==> flow/design.v <==
module FDIVIDER(
    input  logic ACLK,
    input  logic RESTN,
    output logic SCLK,
    output logic TICK    
);
logic [3:0]count;
assign TICK = (count == 4'd4) && !SCLK;
always_ff@(posedge ACLK)begin
    if(!RESTN)begin
        count <= 0;
        SCLK <= 0;
    end else begin
        if(count == 4'd4)begin
            count <= 0;
            SCLK <= ~SCLK;
        end else begin
            count <= count +1;
        end
    end
end
endmodule
module FIFO_MANAGER(
    input logic Tx_full,
    input logic SS_full,
    input logic Tx_empty,
    input logic SS_empty,
    output logic FREADY_full,
    output logic FREADY_empty
);
always_comb begin : Full_empty_block
    if(Tx_full | SS_full)begin
        FREADY_full = 0;
    end else begin
        FREADY_full = 1;
    end
    if(Tx_empty | SS_empty) begin
        FREADY_empty = 0;
    end else begin
        FREADY_empty = 1;
    end
end
endmodule
module Async_Tx_FIFO #(
    parameter DATA_WIDTH = 32,
    parameter ADDR_WIDTH = 4  
)(
    input  logic [DATA_WIDTH-1:0] data_in,
    input  logic wr_en,
    input  logic rd_en,
    input  logic ACLK,    
    input  logic SCLK,    
    input  logic rst_n,
    output logic [DATA_WIDTH-1:0] data_out,
    output logic empty,
    output logic full
);
    logic [DATA_WIDTH-1:0] mem [0:(1<<ADDR_WIDTH)-1];
    logic [ADDR_WIDTH:0] wr_ptr_bin, rd_ptr_bin;
    logic [ADDR_WIDTH:0] wr_ptr_gry, rd_ptr_gry;
    logic [ADDR_WIDTH:0] wr_ptr_sync1, wr_ptr_sync2;
    logic [ADDR_WIDTH:0] rd_ptr_sync1, rd_ptr_sync2;
    always_ff @(posedge ACLK) begin
        if (!rst_n) begin
            wr_ptr_bin <= 0;
            wr_ptr_gry <= 0;
        end else if (wr_en && !full) begin
            wr_ptr_bin <= wr_ptr_bin + 1;
            wr_ptr_gry <= ((wr_ptr_bin + 1) >> 1) ^ (wr_ptr_bin + 1);
        end
    end
    always_ff @(posedge ACLK) begin
        if (rst_n && wr_en && !full)
            mem[wr_ptr_bin[ADDR_WIDTH-1:0]] <= data_in;
    end
    always_ff @(posedge ACLK) begin
        if (!rst_n) begin
            rd_ptr_bin <= 0;
            rd_ptr_gry <= 0;
            data_out   <= 0;
        end else if (SCLK && rd_en && !empty) begin
            rd_ptr_bin <= rd_ptr_bin + 1;
            rd_ptr_gry <= ((rd_ptr_bin + 1) >> 1) ^ (rd_ptr_bin + 1);
            data_out   <= mem[rd_ptr_bin[ADDR_WIDTH-1:0]];
        end
    end
    always_ff @(posedge ACLK) begin
        if (!rst_n) begin
            wr_ptr_sync1 <= 0;
            wr_ptr_sync2 <= 0;
        end else if (SCLK) begin
            wr_ptr_sync1 <= wr_ptr_gry;
            wr_ptr_sync2 <= wr_ptr_sync1;
        end
    end
    always_ff @(posedge ACLK) begin
        if (!rst_n) begin
            rd_ptr_sync1 <= 0;
            rd_ptr_sync2 <= 0;
        end else begin
            rd_ptr_sync1 <= rd_ptr_gry;
            rd_ptr_sync2 <= rd_ptr_sync1;
        end
    end
    assign empty = (wr_ptr_sync2 == rd_ptr_gry);
    assign full  = (wr_ptr_gry == {~rd_ptr_sync2[ADDR_WIDTH:ADDR_WIDTH-1], rd_ptr_sync2[ADDR_WIDTH-2:0]});
endmodule
module Async_SS_FIFO #(
    parameter DATA_WIDTH = 32,
    parameter ADDR_WIDTH = 4  
)(
    input  logic [DATA_WIDTH-1:0] data_in,
    input  logic wr_en,
    input  logic rd_en,
    input  logic ACLK,    
    input  logic SCLK,    
    input  logic rst_n,
    output logic [DATA_WIDTH-1:0] data_out,
    output logic empty,
    output logic full
);
    logic [DATA_WIDTH-1:0] mem [0:(1<<ADDR_WIDTH)-1];
    logic [ADDR_WIDTH:0] wr_ptr_bin, rd_ptr_bin;
    logic [ADDR_WIDTH:0] wr_ptr_gry, rd_ptr_gry;
    logic [ADDR_WIDTH:0] wr_ptr_sync1, wr_ptr_sync2;
    logic [ADDR_WIDTH:0] rd_ptr_sync1, rd_ptr_sync2;
    always_ff @(posedge ACLK) begin
        if (!rst_n) begin
            wr_ptr_bin <= 0;
            wr_ptr_gry <= 0;
        end else if (wr_en && !full) begin
            wr_ptr_bin <= wr_ptr_bin + 1;
            wr_ptr_gry <= ((wr_ptr_bin + 1) >> 1) ^ (wr_ptr_bin + 1);
        end
    end
    always_ff @(posedge ACLK) begin
        if (rst_n && wr_en && !full)
            mem[wr_ptr_bin[ADDR_WIDTH-1:0]] <= data_in;
    end
    always_ff @(posedge ACLK) begin
        if (!rst_n) begin
            rd_ptr_bin <= 0;
            rd_ptr_gry <= 0;
            data_out   <= 0;
        end else if (SCLK && rd_en && !empty) begin
            rd_ptr_bin <= rd_ptr_bin + 1;
            rd_ptr_gry <= ((rd_ptr_bin + 1) >> 1) ^ (rd_ptr_bin + 1);
            data_out   <= mem[rd_ptr_bin[ADDR_WIDTH-1:0]];
        end
    end
    always_ff @(posedge ACLK) begin
        if (!rst_n) begin
            wr_ptr_sync1 <= 0;
            wr_ptr_sync2 <= 0;
        end else if (SCLK) begin
            wr_ptr_sync1 <= wr_ptr_gry;
            wr_ptr_sync2 <= wr_ptr_sync1;
        end
    end
    always_ff @(posedge ACLK) begin
        if (!rst_n) begin
            rd_ptr_sync1 <= 0;
            rd_ptr_sync2 <= 0;
        end else begin
            rd_ptr_sync1 <= rd_ptr_gry;
            rd_ptr_sync2 <= rd_ptr_sync1;
        end
    end
    assign empty = (wr_ptr_sync2 == rd_ptr_gry);
    assign full  = (wr_ptr_gry == {~rd_ptr_sync2[ADDR_WIDTH:ADDR_WIDTH-1], rd_ptr_sync2[ADDR_WIDTH-2:0]});
endmodule
module AXI_SLAVE(
    input logic ACLK,
    input logic ARESETN,
    input logic [31:0]AWADDR,
    input logic AWVALID,
    output logic AWREADY,
    input logic [31:0]WDATA,
    input logic WVALID,
    output logic WREADY,
    output logic[1:0]BRESP,
    output logic BVALID,
    input logic BREADY,
    input logic FREADY_full,
    output logic wr_en,
    output logic[31:0]Tx_data_out,
    output logic[31:0]SS_data_out
);
 localparam logic [31:0] Tx_address = 32'h0;
 localparam logic [31:0] SS_address = 32'h2;
 typedef enum logic[1:0]{
    IDEAL,
    DECODE,
    EXECUTE
 } state_t;
typedef enum logic{
    START,
    OK
}phase_t;
logic ready;
logic [31:0]data_buffer_1;
logic [31:0]addr_buffr;
state_t state;
phase_t phase;
logic AWalrt;
logic Walrt;
always_ff@(posedge ACLK)begin : AXI_SLAVE
    if(!ARESETN)begin
        wr_en <= 0;
        state <= IDEAL;
        BRESP <= 2'b00;
        BVALID <= 0;
        Tx_data_out <= 0;
        SS_data_out <= 0;
    end else begin
        wr_en <= 0;
        case(state)
            IDEAL: begin
                BRESP <= 2'b00;
                if(ready) begin
                    state <= DECODE;
                end
            end
            DECODE:begin
                BRESP <= 2'b00;
                case(addr_buffr)
                    Tx_address: begin
                        Tx_data_out <= data_buffer_1;
                        BRESP <= 2'b00;
                    end
                    SS_address: begin
                        SS_data_out <= data_buffer_1;
                        BRESP <= 2'b00;
                    end
                    default: begin
                        BRESP <= 2'b10;
                    end
                endcase
                if(BVALID & BREADY) begin
                    BVALID <= 0;
                    state <= EXECUTE;
                end else begin
                    BVALID <= 1;
                end
            end
            EXECUTE:begin
                BVALID <= 0;
                wr_en <= (addr_buffr == Tx_address);  
                state <= IDEAL;
                BRESP <= 2'b00;
            end
            default: state <= IDEAL;
        endcase
    end
end
always_ff@(posedge ACLK)begin : handshake_block
    if(!ARESETN)begin
        phase <= START;
        ready <= 0;
        AWalrt <= 0;
        Walrt <= 0;
    end else begin
        case(phase)
            START:begin
                if(AWVALID & AWREADY) begin
                    AWalrt <= 1;  
                    addr_buffr <= AWADDR;
                 end
                if(WVALID & WREADY)begin
                    Walrt <= 1;     
                    data_buffer_1 <= WDATA;
                end
                if(AWalrt & Walrt) begin    
                ready <= 1; 
                phase <= OK;
                end
            end
            OK:begin
                ready <= 0;
                AWalrt <= 0;
                Walrt <= 0;
                if(BVALID & BREADY) begin  
                    phase <= START; 
                end
            end
        endcase
    end
end
always_comb begin : ready_block
    if(FREADY_full && (phase == START) && (state == IDEAL) && !wr_en)begin
        AWREADY = !AWalrt;
        WREADY = !Walrt;
    end else begin
        AWREADY = 0;
        WREADY = 0;
    end
end
endmodule
module DATA_BUFFER(
    input logic[31:0] din_1,
    input logic[31:0]din_2,
    input logic go,
    input logic ACLK,
    input logic SCLK,
    input logic ARESETN,
    input logic SRESP,
    output logic DREADY,
    output logic [33:0]dout
);
typedef enum logic[2:0]{
    IDEAL,
    WAIT_FIFO,
    FETCH,
    CONCATENATE,
    VALIDATE
} state_t;
logic [31:0] SS_buffer_1;
logic [1:0] SS_buffer_2;
state_t state;
always_ff@(posedge ACLK) begin : data_fetch_block
    if(!ARESETN)begin
        state <= IDEAL;
        DREADY <= 0;
    end else if(SCLK) begin
        case(state)
            IDEAL:begin
                DREADY <= 0;
                if(go) begin
                    state <= WAIT_FIFO;
                end
            end
            WAIT_FIFO: begin
                state <= FETCH;
            end
            FETCH:begin
                SS_buffer_1 <= din_1;
                SS_buffer_2 <= din_2[1:0];
                state <= CONCATENATE;
            end
            CONCATENATE:begin
                dout <= {SS_buffer_2,SS_buffer_1};
                state <= VALIDATE;
                DREADY <= 1;
            end
            VALIDATE:begin
                if(DREADY & SRESP)begin
                    state <= IDEAL;
                end
            end
            default: state <= IDEAL;
        endcase
    end
end
endmodule
module SPI_MASTER(
    input logic ACLK,
    input logic FSCLK,
    input logic FTICK,
    input logic ARESETN,
    input logic FREADY_empty,
    input logic DREADY,
    input logic [33:0] din,
    output logic go,
    output logic SRESP,
    output logic rd_en,
    output logic[1:0]SS,
    output logic MOSI,
    output logic SCLK,
    input logic MISO
);
typedef enum logic[2:0]{
    IDEAL,
    WAIT_FIFO,
    FETCH,
    START,
    DONE,
    VALIDATE
} state_t;
logic [5:0]count;
logic [31:0] data_buffer_3;
logic [1:0] data_buffer_4;
state_t state;
assign SCLK = (state == START && count != 6'd0) ? FSCLK : 0;
always_ff@(posedge ACLK) begin : main_FSM_block
    if(!ARESETN)begin
        state <= IDEAL;
        count <= 0;
        rd_en <= 0;
        go <= 0;
        SRESP <= 0;
        SS <= 0;
        MOSI <= 0;
    end else if(FTICK) begin
        case(state)
            IDEAL:begin
                go <= 0;
                if(FREADY_empty)begin
                    go <= 1;
                    rd_en <= 1;
                    state <= WAIT_FIFO;
                    count <= 0;
                end
            end
            WAIT_FIFO:begin
                rd_en <= 0;
                go <= 0;
                state <=FETCH;
            end
            FETCH:begin
                if(DREADY) begin
                    data_buffer_3 <= din[31:0];
                    data_buffer_4 <= din[33:32];
                    SS <= din[33:32];
                    state <= START;
                end
            end
            START:begin
                if(count == 6'd32) begin
                    state <= DONE;
                end else begin
                    if(DREADY) begin
                        MOSI <= data_buffer_3[31];
                        data_buffer_3 <= {data_buffer_3[30:0],1'b0};
                        count <= count +1;
                    end
                end
            end
            DONE: begin
                SRESP <= 1;
                state <= VALIDATE;
            end
            VALIDATE:begin
                SRESP <= 0;
                state <= IDEAL;
            end
            default: state <= IDEAL;
        endcase
    end
end
endmodule
module Module_Wrapper (
    input logic ACLK,
    input logic ARESETN,
    input  logic [31:0] AWADDR,
    input  logic AWVALID,
    output logic AWREADY,
    input  logic [31:0] WDATA,
    input  logic WVALID,
    output logic WREADY,
    output logic [1:0] BRESP,
    output logic BVALID,
    input  logic BREADY,
    output logic [1:0] SS,
    output logic MOSI,
    output logic SCLK,
    input  logic MISO
);
    logic sclk_int, sclk_tick;
    logic fready_full, fready_empty;
    logic wr_en, rd_en;
    logic [31:0] tx_data_bus, ss_data_bus;
    logic [31:0] fifo_tx_out, fifo_ss_out;
    logic [33:0] data_to_master;
    logic go, dready, sresp;
    logic tx_full, tx_empty, ss_full, ss_empty;
    FDIVIDER fdiv_inst (
        .ACLK(ACLK),
        .RESTN(ARESETN),
        .SCLK(sclk_int),
        .TICK(sclk_tick)
    );
    AXI_SLAVE axi_inst (
        .ACLK(ACLK),
        .ARESETN(ARESETN),
        .AWADDR(AWADDR), .AWVALID(AWVALID), .AWREADY(AWREADY),
        .WDATA(WDATA), .WVALID(WVALID), .WREADY(WREADY),
        .BRESP(BRESP), .BVALID(BVALID), .BREADY(BREADY),
        .FREADY_full(fready_full),
        .wr_en(wr_en),
        .Tx_data_out(tx_data_bus),
        .SS_data_out(ss_data_bus)
    );
    Async_Tx_FIFO tx_fifo_inst (
        .ACLK(ACLK),
        .SCLK(sclk_tick),
        .rst_n(ARESETN),
        .data_in(tx_data_bus),
        .wr_en(wr_en),
        .rd_en(rd_en),
        .data_out(fifo_tx_out),
        .full(tx_full),
        .empty(tx_empty)
    );
    Async_SS_FIFO ss_fifo_inst (
        .ACLK(ACLK),
        .SCLK(sclk_tick),
        .rst_n(ARESETN),
        .data_in(ss_data_bus),
        .wr_en(wr_en),
        .rd_en(rd_en),
        .data_out(fifo_ss_out),
        .full(ss_full),
        .empty(ss_empty)
    );
    FIFO_MANAGER fifo_mgmt_inst (
        .Tx_full(tx_full), .SS_full(ss_full),
        .Tx_empty(tx_empty), .SS_empty(ss_empty),
        .FREADY_full(fready_full), .FREADY_empty(fready_empty)
    );
    DATA_BUFFER dbuff_inst (
        .din_1(fifo_tx_out), .din_2(fifo_ss_out),
        .go(go), .ACLK(ACLK), .SCLK(sclk_tick), .ARESETN(ARESETN),
        .SRESP(sresp), .DREADY(dready),
        .dout(data_to_master)
    );
    SPI_MASTER master_inst (
        .ACLK(ACLK), .FSCLK(sclk_int), .FTICK(sclk_tick), .ARESETN(ARESETN),
        .FREADY_empty(fready_empty),
        .DREADY(dready), .din(data_to_master),
        .go(go), .SRESP(sresp), .rd_en(rd_en),
        .SS(SS), .MOSI(MOSI), .SCLK(SCLK), .MISO(MISO)
    );
endmodule
==> flow/run.sh <==
#!/bin/bash
# the make line also repeats each setting of config.mk as NAME=value (left out here)
make -C /OpenROAD-flow-scripts/flow DESIGN_CONFIG=/design/flow/config.mk WORK_HOME=/design/flow/orfs CLKGATE_MAP_FILE= finish
==> flow/config.mk <==
export PLATFORM = sky130hd
export DESIGN_NAME = Module_Wrapper
export DESIGN_NICKNAME = Module_Wrapper
export VERILOG_FILES = /design/flow/design.v
export SDC_FILE = /design/flow/constraint.sdc
export NUM_CORES = 4
export LEC_CHECK = 0
export CAP_MARGIN = 20
export CELL_PAD_IN_SITES_DETAIL_PLACEMENT = 2
export CELL_PAD_IN_SITES_GLOBAL_PLACEMENT = 3
export CORE_ASPECT_RATIO = 0.57
export CORE_MARGIN = 5
export CORE_UTILIZATION = 48
export CTS_CLUSTER_DIAMETER = 34
export GPL_ROUTABILITY_DRIVEN = 0
export GPL_TIMING_DRIVEN = 1
export MAX_ROUTING_LAYER = met4
export SETUP_SLACK_MARGIN = 1.59
export SLEW_MARGIN = 0
export TNS_END_PERCENT = 45
==> flow/constraint.sdc <==
create_clock -name core_clock -period 7.0 [get_ports {ACLK}]
set_input_delay 1.4000 -clock core_clock [delete_from_list [all_inputs] [get_ports {ACLK}]]
set_output_delay 1.4000 -clock core_clock [all_outputs]
set_load 0.01 [all_outputs]
==> results.txt, run 1 <==
Reg clk slew, reported paths = 0.06 ns
Most instantiated cells after synthesis = 708 x edfxtp_1, 187 x dfxtp_1, 136 x mux4_2, 128 x nand2_1, 94 x mux2i_1
Critical path's top delay family = AND-OR/OR-AND gates
Slew @ Worst Pin = 1.11 ns
Slew Viols, Final = 0
Power per Cell Area = 300 nW/um^2
Leakage = 0.0126 uW
Antenna violations before repair = 1
Setup slack after layout = 2.82 ns
Top power group = the clock network
Starting density of the core = 0.485
Startpoint Class = flip-flop
Hold Crit Class = flip-flop to flip-flop
Cell Type Count = 61
Post-synthesis cell count = 1913
Buffers from clock root to sink, at most = 3
# Cells Yosys = 1913
Worst slew margin = 0.259
DRC errors left = 0
Reg2Reg Setup Slack = 3.75 ns
Critical-path top delay cell = clkdlybuf4s50_1
Outcome = finished clean
Largest type area fraction = 0.628
Total Wirelength = 93900 um
Crit path launch = ss_fifo_inst.wr_ptr_gry[4]
Area grow syn2layout = 17.2%
Hold-critical path depth = 0
Post-layout period usage = 0.597
Via count = 18200
Arrival time worst endpoint = 2.78 ns
Fin Clk Skew = 0.0218 ns
Seq power = 5730 uW
DRT iter0 DRCs = 1656
R2r worst-path depth = 5
CP Cell Sequence = xor2_1 -> nand3_1 -> o211ai_1 -> o21bai_1 -> nor2_1 -> clkdlybuf4s50_1
Num CTS Buffers = 113
Final Hold Vio Count = 0
First-pass GRT wire length = 140000 um
Gr usage total = 0.259
Max incr delay on CP = 0.52 ns
Internal cell power = 9300 uW
Number of flops mapped to enable cells by yosys = 708
FF+latch area = 25000 um^2
Area fraction in mux cells = 0.129
Worst Setup End Kind = output port
Setup TNS = 0 ns
Power Clock = 6040 uW
Psw = 2600 uW
Ys Warns = 7
Total of max-cap violations = 0
Synthesized registers = 895
CP bufs+invs = 1
Count of tool warnings = 38
Max VDD drop = 0.247 mV
Syn avg cell area = 17.7 um^2
Hold_sp = dbuff_inst.SS_buffer_1[7]
Crit path capture = WREADY
WP depth = 6
Reg-to-reg critical path startpoint = tx_fifo_inst.rd_ptr_bin[0]
Clk latency late pin = 0.70 ns
Dominant flop cell = edfxtp_1
Unrepaired setup endpoints after global routing = false
Post-Synth Adder-Cell Area = 0.00517
Chip height = 211 um
GR Overflow Total = 0
Hold Path End = dbuff_inst.dout[7]
Min Tclk post-route = 4.18 ns
Post-CTS Setup Bufs = 0
Via density per instance = 5.92
Post-CTS Resized = 0
Fmax = 0.239 GHz
Combinational power = 136 uW
Net count after synthesis = 1997
Largest net degree at the start of global routing = 97
Die X = 362 um
Site row count = 73
CTS root buffer = clkbuf_16
Hold Buf Count CTS = 0
Pre-CTS worst setup slack = 3.36 ns
I/O pin count = 79
Reg power frac = 0.481
Post-synth seq share = 0.739
DPL Wire Length = 51700 um
Endpoints failing setup = 0
Reg2reg end = tx_fifo_inst.data_out[14]
Critical Path RT = 5.60 ns
PortBufs = 76
Main area contributors = edfxtp_1 63%, dfxtp_1 11%, mux4_2 9.0%
Yosys stat area = 33900 um^2
Post-Syn Area = 33900 um^2
Xor-xnor portion of the synthesized cell area = 0.0127
Clock Power Share = 0.507
CP max FO = 6
Vias in the first global route = 20000
ANT nets after route = 0
Simple-Gate Area Share = 0.0559
Gate power share = 0.011
Top logic family = multiplexers
Core ar. = 69800 um^2
Crit Path Category = flip-flop to output port
Area leader, netlist = edfxtp_1
Complex Gates by Area = 0.0426
Synth top cell by count = edfxtp_1
Clock sinks = 895
Total Nets Final = 2115
H-tree levels = 3
# fillers = 5879
Drt wl/cell = 30.6 um
Die area = 76200 um^2
CTS tree = built
Logic area = 8460 um^2
DR pass1 iterations = 5
Asr flop ratio synth = 0
Sw Ratio = 0.218
-- metrics by stage --
stage               utilization  std cells  total power, uW  hold WS [ns]  instance area (um^2)
floorplan                     -       1913             5890         0.400                 33900
global placement          0.513       2853             5970         0.401                 35800
detailed placement        0.513       2853             5980         0.405                 35800
CTS                       0.569       3067            12000         0.412                 39700
global route              0.569       3068            12300         0.426                 39700
finish                    0.569       3068            11900         0.419                 39700
-- per-layer routing --
layer | GRT usage | up-vias | wire, um
li1 | - | 7711 | -
met1 | 0.365 | 9733 | 42600
met2 | 0.399 | 597 | 44600
met3 | 0.0481 | 131 | 5020
met4 | 0.0555 | 0 | 1700
met5 | - | - | 0
-- layout make-up --
cell class                 count  area share
antenna                        1   0.0000630
clock buffer                 132      0.0768
clock inverter                82      0.0222
inverter                      12     0.00113
multi-input combinational    894       0.213
sequential                   895       0.630
tap                          937      0.0295
timing repair buffer         115      0.0271
==> run 2, diff against run 1 <==
CELL_PAD_IN_SITES_DETAIL_PLACEMENT = default   (was 2)
CELL_PAD_IN_SITES_GLOBAL_PLACEMENT = default   (was 3)
CORE_ASPECT_RATIO = default   (was 0.57)
CORE_MARGIN = 2   (was 5)
CORE_UTILIZATION = 64   (was 48)
CTS_CLUSTER_DIAMETER = 367   (was 34)
GPL_ROUTABILITY_DRIVEN = default   (was 0)
GPL_TIMING_DRIVEN = default   (was 1)
MAX_ROUTING_LAYER = default   (was met4)
SETUP_SLACK_MARGIN = default   (was 1.59)
SLEW_MARGIN = 20   (was 0)
TNS_END_PERCENT = default   (was 45)
clock period = 3.4 ns   (was 7.0 ns; I/O delays follow)
==> run 2 against run 1 <==
Compared with the run above: final cell count is 9.2% lower; wire length is 27% lower; sequential power is 110% higher; clock skew is 0.0057 ns lower; clock power is 57% higher; power is 81% higher; first-iteration DRC count is 23% lower.
==> results.txt, run 2 <==
Outcome = finished clean
Dominant flop cell = edfxtp_1
DPL Wire Length = 38000 um (-26%)
Hold Path End = dbuff_inst.dout[2]
Critical-path top delay cell = clkdlybuf4s50_1
Max incr delay on CP = 0.49 ns (-0.03 ns)
Buffers from clock root to sink, at most = 3 (unchanged)
GR Overflow Total = 0 (unchanged)
Most instantiated cells after synthesis = 708 x edfxtp_1, 187 x dfxtp_1, 136 x mux4_2, 128 x nand2_1, 94 x mux2i_1
Post-Syn Area = 33900 um^2 (unchanged)
Power per Cell Area = 557 nW/um^2 (+86%)
Combinational power = 272 uW (+100%)
DR pass1 iterations = 6 (+1)
Synth top cell by count = edfxtp_1
Cell Type Count = 61 (unchanged)
Clock Power Share = 0.441 (-0.066)
Total of max-cap violations = 0 (unchanged)
Gate power share = 0.013 (+0.002)
Asr flop ratio synth = 0 (unchanged)
Met2 Resource Use GR = 0.415 (+0.0160)
First-pass GRT wire length = 103000 um (-26%)
Arrival time worst endpoint = 2.41 ns (-0.37 ns)
DRT iter0 DRCs = 1269 (-23%)
Reg2Reg Setup Slack = 0.82 ns (-2.93 ns)
Final Hold Vio Count = 0 (unchanged)
Reg clk slew, reported paths = 0.06 ns (about the same)
Number of flops mapped to enable cells by yosys = 708 (unchanged)
Via count = 17100 (-6.1%)
Clock sinks = 895 (unchanged)
FF+latch area = 25000 um^2 (unchanged)
Crit Path Category = flip-flop to output port
Via density per instance = 6.13 (+3.4%)
Post-Synth Adder-Cell Area = 0.00517 (unchanged)
Post-synthesis cell count = 1913 (unchanged)
Hold Buf Count CTS = 0 (unchanged)
Complex Gates by Area = 0.0426 (unchanged)
Max VDD drop = 0.582 mV (+140%)
Site row count = 84 (+15%)
Slew @ Worst Pin = 1.07 ns (-0.0367 ns)
GR Util met1 = 0.371 (+0.00605)
Drt wl/cell = 24.5 um (-20%)
Psw = 4200 uW (+62%)
Die X = 234 um (-35%)
Unrepaired setup endpoints after global routing = false
Largest type area fraction = 0.628 (unchanged)
Worst Setup End Kind = output port
H-tree levels = 3 (unchanged)
ANT cells = 0 (-1)
Count of tool warnings = 40 (+5.3%)
Sw Ratio = 0.195 (-0.0232)
Top logic family = multiplexers
Ys Warns = 7 (unchanged)
CTS tree = built
Hold Crit Class = flip-flop to flip-flop
Reg2reg end = tx_fifo_inst.mem[11][6]
Post-synth seq share = 0.739 (unchanged)
Die area = 54800 um^2 (-28%)
Min Tclk post-route = 3.09 ns
Post-layout period usage = 0.909 (+0.312)
Largest net degree at the start of global routing = 112 (+15%)
Logic area = 8520 um^2 (+0.72%)
Synthesized registers = 895 (unchanged)
PortBufs = 76 (unchanged)
CP bufs+invs = 1 (unchanged)
Hold-critical path depth = 0 (unchanged)
Final Power = 21500 uW (+81%)
CTS root buffer = clkbuf_16
Total Wirelength = 68300 um (-27%)
Crit path capture = WREADY
Fin Clk Skew = 0.0161 ns (-0.00569 ns)
Power Clock = 9490 uW (+57%)
Met3 Use GR = 0.0428 (-0.00531)
Internal cell power = 17300 uW (+86%)
Endpoints failing setup = 0 (unchanged)
Top Usage Layer GRT = met2
ANT nets after route = 0 (unchanged)
Reg-to-reg critical path startpoint = tx_fifo_inst.wr_ptr_gry[3]
Net count after synthesis = 1997 (unchanged)
I/O pin count = 79 (unchanged)
Area fraction in mux cells = 0.129 (unchanged)
Startpoint Class = flip-flop
R2r worst-path depth = 6 (+1)
Routability-driven placement congestion ratio = 0.776
Post-CTS Setup Bufs = 0 (unchanged)
Area grow syn2layout = 14.2%
# Cells Yosys = 1913 (unchanged)
Num CTS Buffers = 88 (-22%)
Starting density of the core = 0.646 (+0.160)
WP depth = 6 (unchanged)
Clk latency late pin = 0.64 ns (-0.06 ns)
# fillers = 3165 (-46%)
Total Nets Final = 2106 (-0.43%)
Syn avg cell area = 17.7 um^2 (unchanged)
Simple-Gate Area Share = 0.0559 (unchanged)
Worst slew margin = 0.284 (+0.0244)
Setup TNS = 0 ns (unchanged)
Hold_sp = dbuff_inst.SS_buffer_1[2]
Critical Path RT = 2.72 ns (-2.88 ns)
CP max FO = 6 (unchanged)
Main area contributors = edfxtp_1 63%, dfxtp_1 11%, mux4_2 9.0%
Xor-xnor portion of the synthesized cell area = 0.0127 (unchanged)
Chip height = 234 um (+11%)
Antenna violations before repair = 0 (-1)
Core ar. = 52400 um^2 (-25%)
Vias in the first global route = 17300 (-14%)
Crit path launch = ss_fifo_inst.wr_ptr_gry[2]
Leakage = 0.0123 uW (-2.5%)
Fmax = 0.323 GHz
Seq power = 11800 uW (+110%)
Critical path's top delay family = AND-OR/OR-AND gates
Gr usage total = 0.258 (-0.000894)
Slew Viols, Final = 0 (unchanged)
CP Cell Sequence = xnor2_1 -> nand3_1 -> o211ai_1 -> o21bai_2 -> nor2_1 -> clkdlybuf4s50_1
Top power group = sequential cells
DRC errors left = 0 (unchanged)
Yosys stat area = 33900 um^2 (unchanged)
Reg power frac = 0.547 (+0.066)
Area leader, netlist = edfxtp_1
## run 2: what timing repair did
item,in CTS,in global routing
endpoints found under the hold margin,0,0
resized,0,1
endpoints found under the setup margin,0,2
## run 2: area by class of cell
type	count	share of cell area
clock buffers	119	0.0634
clock inverters	46	0.0104
flip-flops and latches	895	0.647
well taps	688	0.0223
inverters	12	0.00116
repair buffers	131	0.0355
multi-input cells	894	0.220
## run 2: through the flow
step	cell area (um^2)	hold WS (ns)	instances	util	worst slack, ns
CTS	38700	0.398	2785	0.737	0.0181
global route	38700	0.407	2785	0.737	0.174
floorplan	33900	0.400	1913	-	-0.268
finish	38700	0.412	2785	0.737	0.308
detailed placement	35800	0.405	2620	0.683	0.756
global placement	35800	0.402	2620	0.683	0.780
## run 2: per-layer routing
layer,wire length [um],vias to the layer above,share of wire
met1,29700,8808,0.44
met2,33200,486,0.49
met4,1540,0,0.023
met5,0,-,0
met3,3880,114,0.057
li1,-,7652,-
==> run 3, diff against run 2 <==
CELL_PAD_IN_SITES_GLOBAL_PLACEMENT = 1   (was default)
CORE_UTILIZATION = 42   (was 64)
CTS_CLUSTER_DIAMETER = default   (was 367)
GPL_ROUTABILITY_DRIVEN = 0   (was default)
MIN_ROUTING_LAYER = met2   (was default)
PLACE_DENSITY_LB_ADDON = 0.26   (was default)
TNS_END_PERCENT = 10   (was default)
clock period = 2.59 ns   (was 3.4 ns; I/O delays follow)
==> run 3 against run 2 <==
Compared with the run above: sequential share of layout area down 2.0 points; clock skew up 0.015 ns; critical path depth unchanged; count of clock-buffer cells in the layout grew 20; setup slack got worse by 0.20 ns; hold slack worse by 0.15 ns; sequential power increased by 31%; flip-flop count stayed put; via count increased by 28%; global-route usage down 0.54 points; design area grew 3.1%; critical path type unchanged.
==> results.txt, run 3 <==
Outcome = finished clean
Total Nets Final = 2143 (+1.8%)
CP bufs+invs = 1 (unchanged)
Net count after synthesis = 1997 (unchanged)
Reg power frac = 0.524 (-0.023)
CTS root buffer = clkbuf_16
# fillers = 6673 (+110%)
Critical path's top delay family = AND-OR/OR-AND gates
Post-synthesis cell count = 1913 (unchanged)
Max VDD drop = 0.630 mV (+8.3%)
Psw = 5990 uW (+42%)
Top logic family = multiplexers
Gr usage total = 0.252 (-0.00544)
Post-Synth Adder-Cell Area = 0.00517 (unchanged)
Synthesized registers = 895 (unchanged)
Largest net degree at the start of global routing = 49 (-56%)
R2r worst-path depth = 9 (+3)
Total Wirelength = 71600 um (+4.9%)
Hold Path End = master_inst.SRESP
Most instantiated cells after synthesis = 708 x edfxtp_1, 187 x dfxtp_1, 136 x mux4_2, 128 x nand2_1, 94 x mux2i_1
Cell Type Count = 61 (unchanged)
Final Hold Vio Count = 0 (unchanged)
Drt wl/cell = 22.4 um (-8.7%)
PortBufs = 76 (unchanged)
Gate power share = 0.013 (about the same)
Arrival time worst endpoint = 1.97 ns (-0.44 ns)
Syn avg cell area = 17.7 um^2 (unchanged)
Main area contributors = edfxtp_1 63%, dfxtp_1 11%, mux4_2 9.0%
Clock sinks = 895 (unchanged)
Reg clk slew, reported paths = 0.06 ns (about the same)
Xor-xnor portion of the synthesized cell area = 0.0127 (unchanged)
Area leader, netlist = edfxtp_1
Crit Path Category = flip-flop to output port
Placed cells = 3023 (+15%)
# Cells Yosys = 1913 (unchanged)
Total of max-cap violations = 0 (unchanged)
Count of tool warnings = 39 (-2.5%)
Hold_sp = ARESETN
Hold-critical path depth = 3 (+3)
DPL Wire Length = 39300 um (+3.4%)
Fin Clk Skew = 0.0308 ns (+0.0147 ns)
Die area = 82900 um^2 (+51%)
Via density per instance = 6.82 (+11%)
WP depth = 6 (unchanged)
Internal cell power = 23500 uW (+36%)
First-pass GRT wire length = 107000 um (+3.5%)
DR pass1 iterations = 8 (+2)
Hold Buf Count CTS = 0 (unchanged)
Power Clock = 13700 uW (+44%)
Ys Warns = 7 (unchanged)
GR Overflow Total = 0 (unchanged)
Fmax = 0.402 GHz
Slew Viols, Final = 0 (unchanged)
CP Cell Sequence = xor2_1 -> nand3_2 -> o211ai_1 -> o21bai_4 -> nor2_1 -> clkdlybuf4s15_1
Slew @ Worst Pin = 0.858 ns (-0.217 ns)
Sw Ratio = 0.203 (+0.00766)
CP max FO = 3 (-3)
Post-synth seq share = 0.739 (unchanged)
Hold Crit Class = primary input to flip-flop
Number of flops mapped to enable cells by yosys = 708 (unchanged)
ANT cells = 0 (unchanged)
Dominant flop cell = edfxtp_1
Via count = 21800 (+28%)
CTS tree = built
Reg2Reg Setup Slack = 0.25 ns (-0.57 ns)
Clock Power Share = 0.463 (+0.022)
Post-Layout Cell Count = 3198 (+15%)
Area fraction in mux cells = 0.129 (unchanged)
Startpoint Class = flip-flop
Leakage = 0.0127 uW (+2.9%)
Crit path capture = AWREADY
Simple-Gate Area Share = 0.0559 (unchanged)
Area grow syn2layout = 17.8%
Post-Syn Area = 33900 um^2 (unchanged)
Max incr delay on CP = 0.33 ns (-0.16 ns)
H-tree levels = 3 (unchanged)
Num CTS Buffers = 93 (+5.7%)
Core ar. = 80200 um^2 (+53%)
Combinational power = 384 uW (+41%)
Antenna violations before repair = 0 (unchanged)
Power per Cell Area = 740 nW/um^2 (+33%)
ANT nets after route = 0 (unchanged)
Site row count = 104 (+24%)
Chip height = 288 um (+23%)
Complex Gates by Area = 0.0426 (unchanged)
Yosys stat area = 33900 um^2 (unchanged)
Worst slew margin = 0.424 (+0.141)
Asr flop ratio synth = 0 (unchanged)
Top power group = sequential cells
Synth top cell by count = edfxtp_1
I/O pin count = 79 (unchanged)
Setup TNS = 0 ns (unchanged)
DRC errors left = 0 (unchanged)
Vias in the first global route = 24900 (+44%)
DRT iter0 DRCs = 2640 (+110%)
Post-layout period usage = 0.960 (+0.0504)
Clk latency late pin = 0.67 ns (+0.03 ns)
Critical Path RT = 2.07 ns (-0.65 ns)
Reg-to-reg critical path startpoint = fdiv_inst.count[0]
Crit path launch = ss_fifo_inst.wr_ptr_gry[4]
Endpoints failing setup = 0 (unchanged)
Min Tclk post-route = 2.49 ns
Seq power = 15500 uW (+31%)
Buffers from clock root to sink, at most = 3 (unchanged)
Largest type area fraction = 0.628 (unchanged)
Critical-path top delay cell = dfxtp_2
Die X = 288 um (+23%)
Starting density of the core = 0.422 (-0.223)
Reg2reg end = tx_fifo_inst.data_out[31]
Unrepaired setup endpoints after global routing = false
Worst Setup End Kind = output port
[run 3: final cells by class]
| class | count | area (um^2) | share of cell area |
|---|---|---|---|
| sequential | 895 | 25000 | 0.627 |
| multi-input combinational | 894 | 8560 | 0.215 |
| clock buffer | 139 | 2640 | 0.0662 |
| timing repair buffer | 163 | 1790 | 0.0450 |
| tap | 1060 | 1330 | 0.0333 |
| clock inverter | 35 | 500 | 0.0125 |
| inverter | 12 | 45.0 | 0.00113 |
[run 3: repair_timing]
item                       4_1_cts  5_1_grt
gates resized                    6       11
buffers inserted                 0        1
setup endpoints to repair        3        3
pin swaps                        1        4
[run 3: routing by layer]
metal  vias to the layer above  wire (um)  GRT usage
li1                       7699          -          -
met1                      7882          0          -
met2                      5927      38900      0.309
met3                       310      29500      0.343
met4                         8       3050     0.0339
met5                         -        183     0.0244
[run 3: per-stage QoR]
stage               setup slack, ns  power, uW   util  hold slack, ns  instance area (um^2)
finish                        0.104      29500  0.498           0.266                 39900
floorplan                    -0.403      15900      -           0.400                 34000
global placement              0.282      16200  0.458           0.401                 36700
global route                0.00848      30400  0.498           0.296                 39900
detailed placement            0.277      16200  0.458           0.405                 36700
CTS                         -0.0391      29700  0.497           0.229                 39800
==> run 4, diff against run 3 <==
ABC_AREA = 1   (was default)
CAP_MARGIN = 40   (was 20)
CELL_PAD_IN_SITES_GLOBAL_PLACEMENT = default   (was 1)
CORE_ASPECT_RATIO = 0.92   (was default)
CORE_UTILIZATION = 72   (was 42)
CTS_CLUSTER_SIZE = 17   (was default)
GPL_ROUTABILITY_DRIVEN = default   (was 0)
MIN_ROUTING_LAYER = default   (was met2)
PLACE_DENSITY = 0.39   (was default)
PLACE_DENSITY_LB_ADDON = default   (was 0.26)
SETUP_SLACK_MARGIN = 0.55   (was default)
TNS_END_PERCENT = default   (was 10)
clock period = 2.14 ns   (was 2.59 ns; I/O delays follow)
==> run 4 against run 3 <==
Compared with the run above: hold slack worse by 0.056 ns; sequential power increased by 21%; now fails the layout checks on setup timing; clock skew is 0.014 ns higher; power is 17% higher; largest cell class unchanged; design area grew 8.5%.
==> results.txt, run 4 <==
Outcome = finished with violations
Failing Checks = setup timing
Worst slew margin = 0.505 (+0.0805)
Via count = 27300 (+25%)
CTS root buffer = clkbuf_16
H-tree levels = 3 (unchanged)
PortBufs = 76 (unchanged)
Reg clk slew, reported paths = 0.07 ns (about the same)
Unrepaired setup endpoints after global routing = true
Crit path launch = tx_fifo_inst.rd_ptr_sync2[4]
Fmax = 0.373 GHz
Internal cell power = 27100 uW (+15%)
Reg power frac = 0.543 (+0.019)
Net count after synthesis = 3061 (+53%)
Crit Path Category = flip-flop to flip-flop
CP max FO = 8 (+5)
Area grow syn2layout = 24.6%
Slew Viols, Final = 0 (unchanged)
Reg-to-reg critical path startpoint = tx_fifo_inst.rd_ptr_sync2[4]
Post-route cell area = 43300 um^2 (+8.5%)
Placed cells = 3599 (+19%)
Power Clock = 14900 uW (+9%)
Hold Crit Class = primary input to flip-flop
Total Wirelength = 119000 um (+66%)
Simple-Gate Area Share = 0.134 (+0.0781)
Site row count = 77 (-26%)
# Cells Yosys = 2977 (+56%)
Endpoints failing setup = 581 (+581)
Number of flops mapped to enable cells by yosys = 708 (unchanged)
Main area contributors = edfxtp_1 61%, dfxtp_1 11%, nor2_1 6.9%
Clock Power Share = 0.431 (-0.032)
GR Overflow Total = 0 (unchanged)
Buffers from clock root to sink, at most = 3 (unchanged)
Drt wl/cell = 30.3 um (+35%)
Complex Gates by Area = 0.0903 (+0.0477)
FF+latch area = 25000 um^2 (about the same)
Min Tclk post-route = 2.68 ns
R2r worst-path depth = 15 (+6)
DRC errors left = 0 (unchanged)
First-pass GRT wire length = 143000 um (+34%)
Clk latency late pin = 0.68 ns (about the same)
Post-synthesis cell count = 2977 (+56%)
Antenna violations before repair = 5 (+5)
Worst Setup End Kind = flip-flop
Reg2Reg Setup Slack = -0.54 ns (-0.79 ns)
Cell Type Count = 45 (-26%)
Combinational power = 909 uW (+140%)
Top logic family = simple AND/OR/NAND/NOR gates
Xor-xnor portion of the synthesized cell area = 0.00934 (-0.00334)
Max incr delay on CP = 0.34 ns (about the same)
Final Hold Vio Count = 0 (unchanged)
Hold Path End = ss_fifo_inst.wr_ptr_bin[2]
I/O pin count = 79 (unchanged)
Seq power = 18800 uW (+21%)
CP Cell Sequence = xnor2_2 -> nor2_1 -> nand4_1 -> buf_4 -> buf_6 -> nand2_4 -> nor2_4 -> buf_12 -> buf_8 -> nand2_8 -> buf_12 -> buf_8 -> nor2_4 -> buf_12 -> clkbuf_16
Slew @ Worst Pin = 0.742 ns (-0.116 ns)
Dominant flop cell = edfxtp_1
Clock sinks = 895 (unchanged)
Area fraction in mux cells = 0 (-0.129)
Routability-driven placement congestion ratio = 0.840
Core ar. = 47800 um^2 (-40%)
Arrival time worst endpoint = 3.03 ns (+1.06 ns)
DRT iter0 DRCs = 5172 (+96%)
CP most frequent cell = buf_12
Most instantiated cells after synthesis = 708 x edfxtp_1, 636 x nor2_1, 367 x nand2_1, 258 x o21ai_0, 187 x dfxtp_1
Setup slack after layout = -0.538 ns (-0.642 ns)
Hold_sp = ARESETN
Critical path's top delay family = buffers and inverters
Crit path capture = tx_fifo_inst.mem[7][12]
Syn avg cell area = 11.7 um^2 (-34%)
Gate power share = 0.026 (+0.013)
Die X = 233 um (-19%)
Total Nets Final = 3309 (+54%)
Post-synth seq share = 0.720 (-0.0182)
Ys Warns = 7 (unchanged)
Post-Layout Cell Count = 3931 (+23%)
Count of tool warnings = 45 (+15%)
Via density per instance = 6.95 (+1.9%)
Dpl cell area = 36800 um^2 (+0.23%)
Yosys stat area = 34700 um^2 (+2.5%)
Critical-path top delay cell = nor2_4
ANT nets after route = 0 (unchanged)
Hold-critical path depth = 3 (unchanged)
Psw = 7480 uW (+25%)
Gr usage total = 0.389 (+0.137)
Largest type area fraction = 0.612 (-0.0155)
Reg2reg end = tx_fifo_inst.mem[7][12]
Top power group = sequential cells
WP depth = 15 (+9)
Fin Clk Skew = 0.0447 ns (+0.0139 ns)
Area leader, netlist = edfxtp_1
# fillers = 1604 (-76%)
Sw Ratio = 0.216 (+0.0134)
Total of max-cap violations = 0 (unchanged)
CP bufs+invs = 8 (+7)
DR pass1 iterations = 8 (unchanged)
Critical Path RT = 2.49 ns (+0.42 ns)
Startpoint Class = flip-flop
Synth top cell by count = edfxtp_1
Chip height = 215 um (-25%)
Power per Cell Area = 800 nW/um^2 (+8.0%)
Starting density of the core = 0.726 (+0.304)
Post-layout period usage = 1.25 (+0.291)
Synthesized registers = 895 (unchanged)
Vias in the first global route = 24400 (-1.8%)
Largest net degree at the start of global routing = 114 (+130%)
DPL Wire Length = 43300 um (+10%)
CTS tree = built
Max VDD drop = 0.850 mV (+35%)
Post-Synth Adder-Cell Area = 0.00505 (-0.000127)
Logic area = 9050 um^2 (+5.7%)
Post-Syn Area = 34700 um^2 (+2.5%)
Die area = 50000 um^2 (-40%)
Num CTS Buffers = 84 (-9.7%)
Leakage = 0.0162 uW (+28%)
Asr flop ratio synth = 0 (unchanged)
[run 4: metal layers]
metal | track usage | part of all wire | up-vias
met2 | 0.607 | 0.44 | 2884
met4 | 0.213 | 0.093 | 6
met5 | 0 | 0.00032 | -
met3 | 0.0979 | 0.17 | 894
li1 | - | - | 10900
met1 | 0.506 | 0.30 | 12700
[run 4: per-stage QoR]
stage | worst slack [ns] | total power, uW | hold slack [ns] | util | TNS, ns
4_1_cts | -0.254 | 33800 | 0.188 | 0.871 | -60.51
2_1_floorplan | -0.256 | 19300 | 0.390 | - | -8.19
3_3_place_gp | 0.0610 | 19600 | 0.393 | 0.770 | 0
3_5_place_dp | 0.00266 | 19600 | 0.403 | 0.770 | 0
5_1_grt | -0.547 | 35000 | 0.201 | 0.905 | -203.97
6_report | -0.538 | 34600 | 0.211 | 0.905 | -178.94
[run 4: repair_timing]
action,in CTS,in global routing
hold buffers,0,0
endpoints found under the hold margin,0,0
endpoints found under the setup margin,828,860
pin swaps,26,46
gates resized,165,207
gates cloned,44,27
buffers inserted,72,29
[run 4: cell type report]
type                            count  area share
Timing Repair Buffer              332       0.119
Sequential cell                   895       0.579
Clock buffer                      113      0.0535
Multi-Input combinational cell   1767       0.209
Tap cell                          632      0.0183
Inverter                          145      0.0139
Antenna cell                        4    0.000231
Clock inverter                     43     0.00726
==> run 5, diff against run 4 <==
CAP_MARGIN = 20   (was 40)
CORE_ASPECT_RATIO = default   (was 0.92)
CTS_CLUSTER_SIZE = 93   (was 17)
PLACE_DENSITY = default   (was 0.39)
PLACE_DENSITY_LB_ADDON = 0.2   (was default)
SETUP_SLACK_MARGIN = -0.1   (was 0.55)
==> run 5 against run 4 <==
Compared with the run above: critical path type is now flip-flop to output port; global-route usage decreased by 5.1 points; final cell count shrank 4.0%; largest cell class unchanged; die size about the same; largest power group unchanged; still fails the layout checks on setup timing; synthesized cell count stayed put; first-iteration DRC count down 37%; power increased by 0.99%; flip-flop count stayed put.
==> results.txt, run 5 <==
Placed cells = 3605 (+0.17%)
Dominant flop cell = edfxtp_1
DR pass1 iterations = 6 (-2)
Max VDD drop = 0.815 mV (-4.1%)
Psw = 6790 uW (-9.1%)
Area fraction in mux cells = 0 (unchanged)
Total of max-cap violations = 0 (unchanged)
I/O pin count = 79 (unchanged)
Largest type area fraction = 0.612 (unchanged)
Sw Ratio = 0.194 (-0.0217)
Number of flops mapped to enable cells by yosys = 708 (unchanged)
Post-synthesis cell count = 2977 (unchanged)
Post-Syn Area = 34700 um^2 (unchanged)
Worst slew margin = 0.518 (+0.0128)
CP bufs+invs = 2 (-6)
Critical-path top delay cell = dfxtp_2
Area grow syn2layout = 15.8%
Drt wl/cell = 22.5 um (-26%)
Complex Gates by Area = 0.0903 (unchanged)
First-pass GRT wire length = 128000 um (-11%)
Simple-Gate Area Share = 0.134 (unchanged)
Worst Setup End Kind = output port
CP Cell Sequence = inv_2 -> or2_0 -> nand3_1 -> nor2_2 -> nand3b_1 -> nor2_2 -> buf_2
Dpl cell area = 37100 um^2 (+0.95%)
ANT nets after route = 0 (unchanged)
Largest net degree at the start of global routing = 78 (-32%)
Seq power = 18800 uW (about the same)
Reg2Reg Setup Slack = -0.06 ns (+0.48 ns)
Synthesized registers = 895 (unchanged)
Final Hold Vio Count = 0 (unchanged)
PortBufs = 76 (unchanged)
Via density per instance = 6.31 (-9.3%)
Gr usage total = 0.338 (-0.0511)
Post-route cell area = 40200 um^2 (-7.1%)
Ys Warns = 7 (unchanged)
DRC errors left = 0 (unchanged)
Clk latency late pin = 0.64 ns (-0.04 ns)
ANT cells = 0 (-4)
Hold-critical path depth = 4 (+1)
Crit path capture = AWREADY
Total Nets Final = 3173 (-4.1%)
Failing Checks = setup timing
Reg2reg end = axi_inst.data_buffer_1[29]
DRT iter0 DRCs = 3262 (-37%)
Slew @ Worst Pin = 0.723 ns (-0.0192 ns)
DPL Wire Length = 45700 um (+5.4%)
Vias in the first global route = 23600 (-3.2%)
Reg power frac = 0.537 (-0.006)
Area leader, netlist = edfxtp_1
Routability-driven placement congestion ratio = 0.834 (-0.73%)
Power per Cell Area = 869 nW/um^2 (+8.7%)
Die X = 224 um (-4.0%)
Crit path launch = ss_fifo_inst.wr_ptr_gry[1]
Fin Clk Skew = 0.0315 ns (-0.0132 ns)
Endpoints failing setup = 34 (-94%)
Combinational power = 686 uW (-25%)
R2r worst-path depth = 13 (-2)
Yosys stat area = 34700 um^2 (unchanged)
Gate power share = 0.020 (-0.006)
Antenna violations before repair = 0 (-5)
Num CTS Buffers = 84 (unchanged)
Main area contributors = edfxtp_1 61%, dfxtp_1 11%, nor2_1 6.9%
Unrepaired setup endpoints after global routing = true
Post-Layout Cell Count = 3774 (-4.0%)
Most instantiated cells after synthesis = 708 x edfxtp_1, 636 x nor2_1, 367 x nand2_1, 258 x o21ai_0, 187 x dfxtp_1
Syn avg cell area = 11.7 um^2 (unchanged)
Hold_sp = ARESETN
Site row count = 80 (+3.9%)
Synth top cell by count = edfxtp_1
GR Overflow Total = 0 (unchanged)
Critical Path RT = 1.71 ns (-0.78 ns)
Top power group = sequential cells
Max incr delay on CP = 0.34 ns (about the same)
Post-synth seq share = 0.720 (unchanged)
Cell Type Count = 45 (unchanged)
Power Clock = 15500 uW (+4%)
Core ar. = 47600 um^2 (-0.29%)
Clock sinks = 895 (unchanged)
Count of tool warnings = 38 (-16%)
CP max FO = 2 (-6)
Crit Path Category = flip-flop to output port
H-tree levels = 3 (unchanged)
Leakage = 0.0149 uW (-7.9%)
CTS root buffer = clkbuf_16
Fmax = 0.424 GHz (+14%)
Outcome = finished with violations
Arrival time worst endpoint = 1.93 ns (-1.10 ns)
Asr flop ratio synth = 0 (unchanged)
Post-Synth Adder-Cell Area = 0.00505 (unchanged)
Net count after synthesis = 3061 (unchanged)
Internal cell power = 28100 uW (+3.8%)
Critical path's top delay family = simple AND/OR/NAND/NOR gates
Slew Viols, Final = 0 (unchanged)
CP most frequent cell = nor2_2
Reg-to-reg critical path startpoint = ss_fifo_inst.wr_ptr_gry[1]
Starting density of the core = 0.729 (+0.00214)
Chip height = 224 um (+4.2%)
Buffers from clock root to sink, at most = 3 (unchanged)
Startpoint Class = flip-flop
Die area = 50000 um^2 (about the same)
Total Wirelength = 84800 um (-29%)
Post-layout period usage = 1.10 (-0.149)
# Cells Yosys = 2977 (unchanged)
Top logic family = simple AND/OR/NAND/NOR gates
Xor-xnor portion of the synthesized cell area = 0.00934 (unchanged)
Min Tclk post-route = 2.36 ns (-0.319 ns)
Clock Power Share = 0.444 (+0.013)
Reg clk slew, reported paths = 0.06 ns (about the same)
CTS tree = built
Hold Path End = ss_fifo_inst.data_out[1]
Hold Crit Class = primary input to flip-flop
Via count = 23800 (-13%)
WP depth = 7 (-8)
Setup slack after layout = -0.219 ns (+0.319 ns)
==> run 5: repair_timing <==
| action | 4_1_cts | 5_1_grt |
|---|---|---|
| gates cloned | 0 | 3 |
| gates resized | 21 | 18 |
| setup endpoints to repair | 3 | 35 |
| setup buffers | 7 | 5 |
| pin swaps | 4 | 8 |
| hold buffers | 0 | 0 |
==> run 5: area by class of cell <==
class	instances	area, um^2
inverters	145	567
flip-flops and latches	895	25000
clock inverters	50	607
well taps	615	769
clock buffers	106	2280
multi-input cells	1767	8500
repair buffers	196	2470
fillers	2209	7440
==> run 5: layer usage <==
metal	track usage	up-vias	part of all wire
li1	-	10600	-
met1	0.426	11400	0.36
met2	0.572	1517	0.50
met3	0.0652	270	0.096
met4	0.160	0	0.046
met5	0	-	0
==> run 5: metrics by stage <==
| stage | hold slack [ns] | power, uW | worst slack, ns | setup TNS, ns | utilization |
|---|---|---|---|---|---|
| after floorplan | 0.390 | 19300 | -0.256 | -10.24 | - |
| after global placement | 0.401 | 19600 | 0.115 | 0 | 0.779 |
| after detailed placement | 0.401 | 19600 | 0.0798 | 0 | 0.779 |
| after CTS | 0.262 | 34900 | -0.272 | -4.31 | 0.841 |
| after global routing | 0.285 | 35600 | -0.272 | -23.95 | 0.844 |
| final | 0.293 | 34900 | -0.219 | -1.35 | 0.844 |
==> run 6, diff against run 5 <==
ABC_AREA = 0   (was 1)
CELL_PAD_IN_SITES_DETAIL_PLACEMENT = 0   (was default)
CORE_UTILIZATION = 69   (was 72)
CTS_CLUSTER_DIAMETER = 188   (was default)
CTS_CLUSTER_SIZE = 25   (was 93)
GPL_ROUTABILITY_DRIVEN = 0   (was default)
MAX_ROUTING_LAYER = met5   (was default)
PLACE_DENSITY_LB_ADDON = 0.02   (was 0.2)
SETUP_SLACK_MARGIN = 0.69   (was -0.1)
TNS_END_PERCENT = 80   (was default)
clock period = 3.1 ns   (was 2.14 ns; I/O delays follow)
==> run 6 against run 5 <==
Compared with the run above: the run now finishes clean; sequential power shrank 31%; register-to-register slack better by 0.89 ns; global-route usage decreased by 6.5 points.
==> results.txt, run 6 <==
FF+latch area = 25000 um^2 (about the same)
Number of flops mapped to enable cells by yosys = 708 (unchanged)
Arrival time worst endpoint = 1.89 ns (-0.04 ns)
Site row count = 81 (+1.3%)
Most instantiated cells after synthesis = 708 x edfxtp_1, 187 x dfxtp_1, 136 x mux4_2, 128 x nand2_1, 94 x mux2i_1
Psw = 3700 uW (-46%)
Gr usage total = 0.273 (-0.0648)
Reg clk slew, reported paths = 0.10 ns (+0.04 ns)
Core ar. = 48600 um^2 (+2.1%)
First-pass GRT wire length = 102000 um (-21%)
DRC errors left = 0 (unchanged)
# fillers = 2701 (+22%)
Largest net degree at the start of global routing = 65 (-17%)
# Cells Yosys = 1913 (-36%)
Critical path's top delay family = flip-flops
PortBufs = 76 (unchanged)
GR Overflow Total = 0 (unchanged)
CTS root buffer = clkbuf_16
Final cell utilization of the core = 0.767 (-0.0772)
Max incr delay on CP = 0.37 ns (+0.03 ns)
Gate power share = 0.018 (-0.002)
Fmax = 0.399 GHz
Endpoints failing setup = 0 (-100%)
Power Clock = 6080 uW (-61%)
Max VDD drop = 0.597 mV (-27%)
Asr flop ratio synth = 0 (unchanged)
Clock Power Share = 0.315 (-0.129)
Reg power frac = 0.668 (+0.131)
Setup TNS = 0 ns (+1.35 ns)
Buffers from clock root to sink, at most = 3 (unchanged)
Reg2reg end = dbuff_inst.dout[0]
I/O pin count = 79 (unchanged)
Outcome = finished clean
H-tree levels = 2 (-1)
Slew Viols, Final = 0 (unchanged)
Starting density of the core = 0.696 (-0.0326)
Synth top cell by count = edfxtp_1
Hold_sp = dbuff_inst.SS_buffer_1[30]
Main area contributors = edfxtp_1 63%, dfxtp_1 11%, mux4_2 9.0%
Unrepaired setup endpoints after global routing = true
Area fraction in mux cells = 0.129 (+0.129)
Clock sinks = 895 (unchanged)
Yosys stat area = 33900 um^2 (-2.5%)
Die area = 50900 um^2 (+1.7%)
Xor-xnor portion of the synthesized cell area = 0.0127 (+0.00334)
Post-Syn Area = 33900 um^2 (-2.5%)
Area grow syn2layout = 10.2%
Top logic family = multiplexers
Hold-critical path depth = 0 (-4)
Chip height = 226 um (+0.87%)
Hold Crit Class = flip-flop to flip-flop
Fin Clk Skew = 0.0247 ns (-0.00673 ns)
Critical Path RT = 2.48 ns (+0.77 ns)
ANT nets after route = 0 (unchanged)
Seq power = 12900 uW (-31%)
Post-layout period usage = 0.809 (-0.293)
Post-synthesis cell count = 1913 (-36%)
Via density per instance = 6.45 (+2.2%)
DPL Wire Length = 36000 um (-21%)
Crit path launch = ss_fifo_inst.wr_ptr_gry[4]
Worst slew margin = 0.509 (-0.00826)
Net count after synthesis = 1997 (-35%)
DRT iter0 DRCs = 1673 (-49%)
R2r worst-path depth = 6 (-7)
Largest type area fraction = 0.628 (+0.0155)
Hold Path End = dbuff_inst.dout[30]
Power per Cell Area = 518 nW/um^2 (-40%)
Drt wl/cell = 25.5 um (+14%)
ANT cells = 0 (unchanged)
Leakage = 0.0116 uW (-22%)
Startpoint Class = flip-flop
Via count = 17000 (-28%)
Vias in the first global route = 17000 (-28%)
CP bufs+invs = 2 (unchanged)
Sw Ratio = 0.191 (-0.00307)
Reg2Reg Setup Slack = 0.83 ns (+0.89 ns)
Post-synth seq share = 0.739 (+0.0182)
Ys Warns = 7 (unchanged)
Crit Path Category = flip-flop to output port
Total of max-cap violations = 0 (unchanged)
Final Hold Vio Count = 0 (unchanged)
CP Cell Sequence = xor2_2 -> nand3_2 -> o211ai_1 -> o21bai_4 -> buf_6 -> nor2_1 -> buf_2
CTS tree = built
Syn avg cell area = 17.7 um^2 (+52%)
Post-Synth Adder-Cell Area = 0.00517 (+0.000127)
Count of tool warnings = 38 (unchanged)
Top power group = sequential cells
Num CTS Buffers = 41 (-51%)
CP max FO = 2 (unchanged)
Antenna violations before repair = 0 (unchanged)
Min Tclk post-route = 2.51 ns
Worst Setup End Kind = output port
Internal cell power = 15600 uW (-44%)
Cell Type Count = 61 (+36%)
Clk latency late pin = 0.60 ns (-0.04 ns)
Reg-to-reg critical path startpoint = fdiv_inst.count[0]
Area leader, netlist = edfxtp_1
Slew @ Worst Pin = 0.736 ns (+0.0134 ns)
Simple-Gate Area Share = 0.0559 (-0.0781)
Dominant flop cell = edfxtp_1
Total Nets Final = 2074 (-35%)
Total Wirelength = 67400 um (-20%)
Logic area = 8670 um^2 (+2.1%)
WP depth = 7 (unchanged)
Die X = 226 um (+0.87%)
Combinational power = 341 uW
Final Power = 19300 uW (-45%)
Crit path capture = AWREADY
DR pass1 iterations = 5 (-1)
Critical-path top delay cell = dfxtp_2
Complex Gates by Area = 0.0426 (-0.0477)
Synthesized registers = 895 (unchanged)
run 6: final cells by class:
cell class | count | area share
flip-flops and latches | 895 | 0.671
multi-input cells | 894 | 0.233
repair buffers | 146 | 0.0423
clock buffers | 73 | 0.0313
well taps | 622 | 0.0209
inverters | 12 | 0.00121
clock inverters | 2 | 0.000604
run 6: repair_timing:
item	in CTS	in global routing
setup endpoints to repair	61	276
resized	33	17
hold buffers	0	0
buffers inserted	9	5
pin swaps	6	6
gates cloned	0	1
run 6: through the flow:
stage,worst slack (ns),area (um^2),hold WS (ns),instances
floorplan,0.397,34200,0.400,1913
global placement,0.552,35900,0.402,2554
detailed placement,0.497,35900,0.405,2554
CTS,0.541,37200,0.427,2638
global route,0.509,37300,0.427,2644
finish,0.592,37300,0.426,2644
run 6: metal layers:
metal | up-vias | share of wire | GRT usage
met4 | 0 | 0.023 | 0.0711
met3 | 99 | 0.061 | 0.0283
met5 | - | 0 | 0
li1 | 7542 | - | -
met1 | 8825 | 0.40 | 0.385
met2 | 580 | 0.51 | 0.466
==> run 7, diff against run 6 <==
ABC_AREA = default   (was 0)
CELL_PAD_IN_SITES_DETAIL_PLACEMENT = default   (was 0)
CTS_CLUSTER_DIAMETER = default   (was 188)
CTS_CLUSTER_SIZE = default   (was 25)
GPL_ROUTABILITY_DRIVEN = default   (was 0)
MAX_ROUTING_LAYER = default   (was met5)
PLACE_DENSITY_LB_ADDON = default   (was 0.02)
SETUP_SLACK_MARGIN = 0.82   (was 0.69)
TNS_END_PERCENT = default   (was 80)
clock period = 3.12 ns   (was 3.1 ns; I/O delays follow)
==> run 7 against run 6 <==
Compared with the run above: core utilization is 4.1 points higher; first-iteration DRC count grew 6.2%; combinational power fell by 11%; flip-flop count unchanged; power grew 25%; area after synthesis is the same; largest power group unchanged; sequential share of layout area down 3.4 points; final cell count is 3.4% higher; synthesized cell count stayed put.
==> results.txt, run 7 <==
Outcome = finished clean
CP max FO = 3 (+1)
Placed cells = 2550 (-0.16%)
Via density per instance = 6.41 (-0.64%)
Syn avg cell area = 17.7 um^2 (unchanged)
Cell Type Count = 61 (unchanged)
Critical path's top delay family = flip-flops
Count of tool warnings = 40 (+5.3%)
DR pass1 iterations = 7 (+2)
H-tree levels = 3 (+1)
First-pass GRT wire length = 107000 um (+5.1%)
Yosys stat area = 33900 um^2 (unchanged)
Via count = 17500 (+2.7%)
Hold_sp = dbuff_inst.SS_buffer_1[7]
Hold Buf Count CTS = 0 (unchanged)
Top logic family = multiplexers
Setup TNS = 0 ns (unchanged)
PortBufs = 76 (unchanged)
Largest type area fraction = 0.628 (unchanged)
Core ar. = 48600 um^2 (unchanged)
Vias in the first global route = 17600 (+3.9%)
Total Wirelength = 72600 um (+7.7%)
Post-synth seq share = 0.739 (unchanged)
DRC errors left = 0 (unchanged)
WP depth = 6 (-1)
Top power group = sequential cells
Power Clock = 11000 uW (+81%)
Pre-CTS worst setup slack = 0.614 ns (+0.116 ns)
Combinational power = 302 uW (-11%)
CTS tree = built
Reg power frac = 0.532 (-0.136)
Leakage = 0.0126 uW (+7.9%)
R2r worst-path depth = 8 (+2)
CP Cell Sequence = xor2_2 -> nand3_2 -> o211ai_1 -> o21bai_4 -> nor2_1 -> buf_2
Synthesized registers = 895 (unchanged)
Reg-to-reg critical path startpoint = axi_inst.addr_buffr[18]
Total of max-cap violations = 0 (unchanged)
DRT iter0 DRCs = 1777 (+6.2%)
Post-layout period usage = 0.784 (-0.0255)
Area grow syn2layout = 16.0%
Reg2Reg Setup Slack = 0.87 ns (+0.04 ns)
Num CTS Buffers = 86 (+110%)
Dominant flop cell = edfxtp_1
Post-Synth Adder-Cell Area = 0.00517 (unchanged)
Crit Path Category = flip-flop to output port
I/O pin count = 79 (unchanged)
CP bufs+invs = 1 (-1)
Fmax = 0.409 GHz
Area fraction in mux cells = 0.129 (unchanged)
Crit path capture = AWREADY
Critical-path top delay cell = dfxtp_2
Most instantiated cells after synthesis = 708 x edfxtp_1, 187 x dfxtp_1, 136 x mux4_2, 128 x nand2_1, 94 x mux2i_1
Xor-xnor portion of the synthesized cell area = 0.0127 (unchanged)
Post-Syn Area = 33900 um^2 (unchanged)
Area leader, netlist = edfxtp_1
Antenna violations before repair = 2 (+2)
Clk latency late pin = 0.64 ns (+0.04 ns)
ANT cells = 0 (unchanged)
Hold Path End = dbuff_inst.dout[7]
Post-synthesis cell count = 1913 (unchanged)
Seq power = 12800 uW (about the same)
CTS root buffer = clkbuf_16
Worst Setup End Kind = output port
Worst slew margin = 0.383 (-0.127)
Critical Path RT = 2.50 ns (+0.02 ns)
Psw = 4610 uW (+25%)
Reg clk slew, reported paths = 0.06 ns (-0.04 ns)
Chip height = 226 um (unchanged)
Clock Power Share = 0.455 (+0.140)
Unrepaired setup endpoints after global routing = true
Slew Viols, Final = 0 (unchanged)
Simple-Gate Area Share = 0.0559 (unchanged)
Max VDD drop = 0.602 mV (+0.73%)
Routability-driven placement congestion ratio = 0.762
Net count after synthesis = 1997 (unchanged)
Gate power share = 0.013 (-0.005)
GR Overflow Total = 0 (unchanged)
Buffers from clock root to sink, at most = 3 (unchanged)
DPL Wire Length = 36100 um (+0.11%)
Fin Clk Skew = 0.0311 ns (+0.00641 ns)
Total Nets Final = 2123 (+2.4%)
# Cells Yosys = 1913 (unchanged)
Endpoints failing setup = 0 (unchanged)
Crit path launch = ss_fifo_inst.wr_ptr_gry[4]
Sw Ratio = 0.191 (about the same)
Asr flop ratio synth = 0 (unchanged)
Post-Layout Cell Count = 2734 (+3.4%)
Hold Crit Class = flip-flop to flip-flop
Hold WS = 0.410 ns (-0.0162 ns)
Largest net degree at the start of global routing = 100 (+54%)
Site row count = 81 (unchanged)
Drt wl/cell = 26.6 um (+4.2%)
Final Power = 24100 uW (+25%)
Setup slack after layout = 0.675 ns (+0.0835 ns)
Number of flops mapped to enable cells by yosys = 708 (unchanged)
Max incr delay on CP = 0.36 ns (about the same)
Starting density of the core = 0.696 (unchanged)
Arrival time worst endpoint = 1.82 ns (-0.07 ns)
ANT nets after route = 0 (unchanged)
Power per Cell Area = 614 nW/um^2 (+18%)
Complex Gates by Area = 0.0426 (unchanged)
Die area = 50900 um^2 (unchanged)
Final Hold Vio Count = 0 (unchanged)
Main area contributors = edfxtp_1 63%, dfxtp_1 11%, mux4_2 9.0%
Ys Warns = 7 (unchanged)
Min Tclk post-route = 2.44 ns
Startpoint Class = flip-flop
Die X = 226 um (unchanged)
Hold-critical path depth = 0 (unchanged)
Reg2reg end = axi_inst.Tx_data_out[11]
Gr usage total = 0.290 (+0.0170)
Clock sinks = 895 (unchanged)
Synth top cell by count = edfxtp_1
Slew @ Worst Pin = 0.920 ns (+0.184 ns)
Internal cell power = 19500 uW (+25%)
-- run 7: what timing repair did --
| item | in CTS | in global routing |
|---|---|---|
| gates cloned | 0 | 3 |
| pin swaps | 7 | 9 |
| resized | 33 | 17 |
| endpoints found under the setup margin | 141 | 180 |
| setup buffers | 8 | 12 |
-- run 7: layout make-up --
cell class	instances	area (um^2)
Clock inverter	47	602
Multi-Input combinational cell	894	8660
Tap cell	622	778
Fill cell	2442	9370
Inverter	12	45.0
Sequential cell	895	25000
Clock buffer	114	2420
Timing Repair Buffer	150	1740
-- run 7: routing by layer --
metal,track usage,routed length [um],vias to the layer above
met5,0,27,-
li1,-,-,7687
met2,0.468,36200,682
met4,0.108,1930,4
met3,0.0499,4840,136
met1,0.406,29600,9005
-- run 7: through the flow --
step                      utilization  cell area [um^2]
after floorplan                     -             34200
after global placement          0.738             35900
after detailed placement        0.738             35900
after CTS                       0.803             39100
after global routing            0.807             39300
final                           0.807             39300
Power figures rest on the tool's default switching activity, not on a simulated workload.
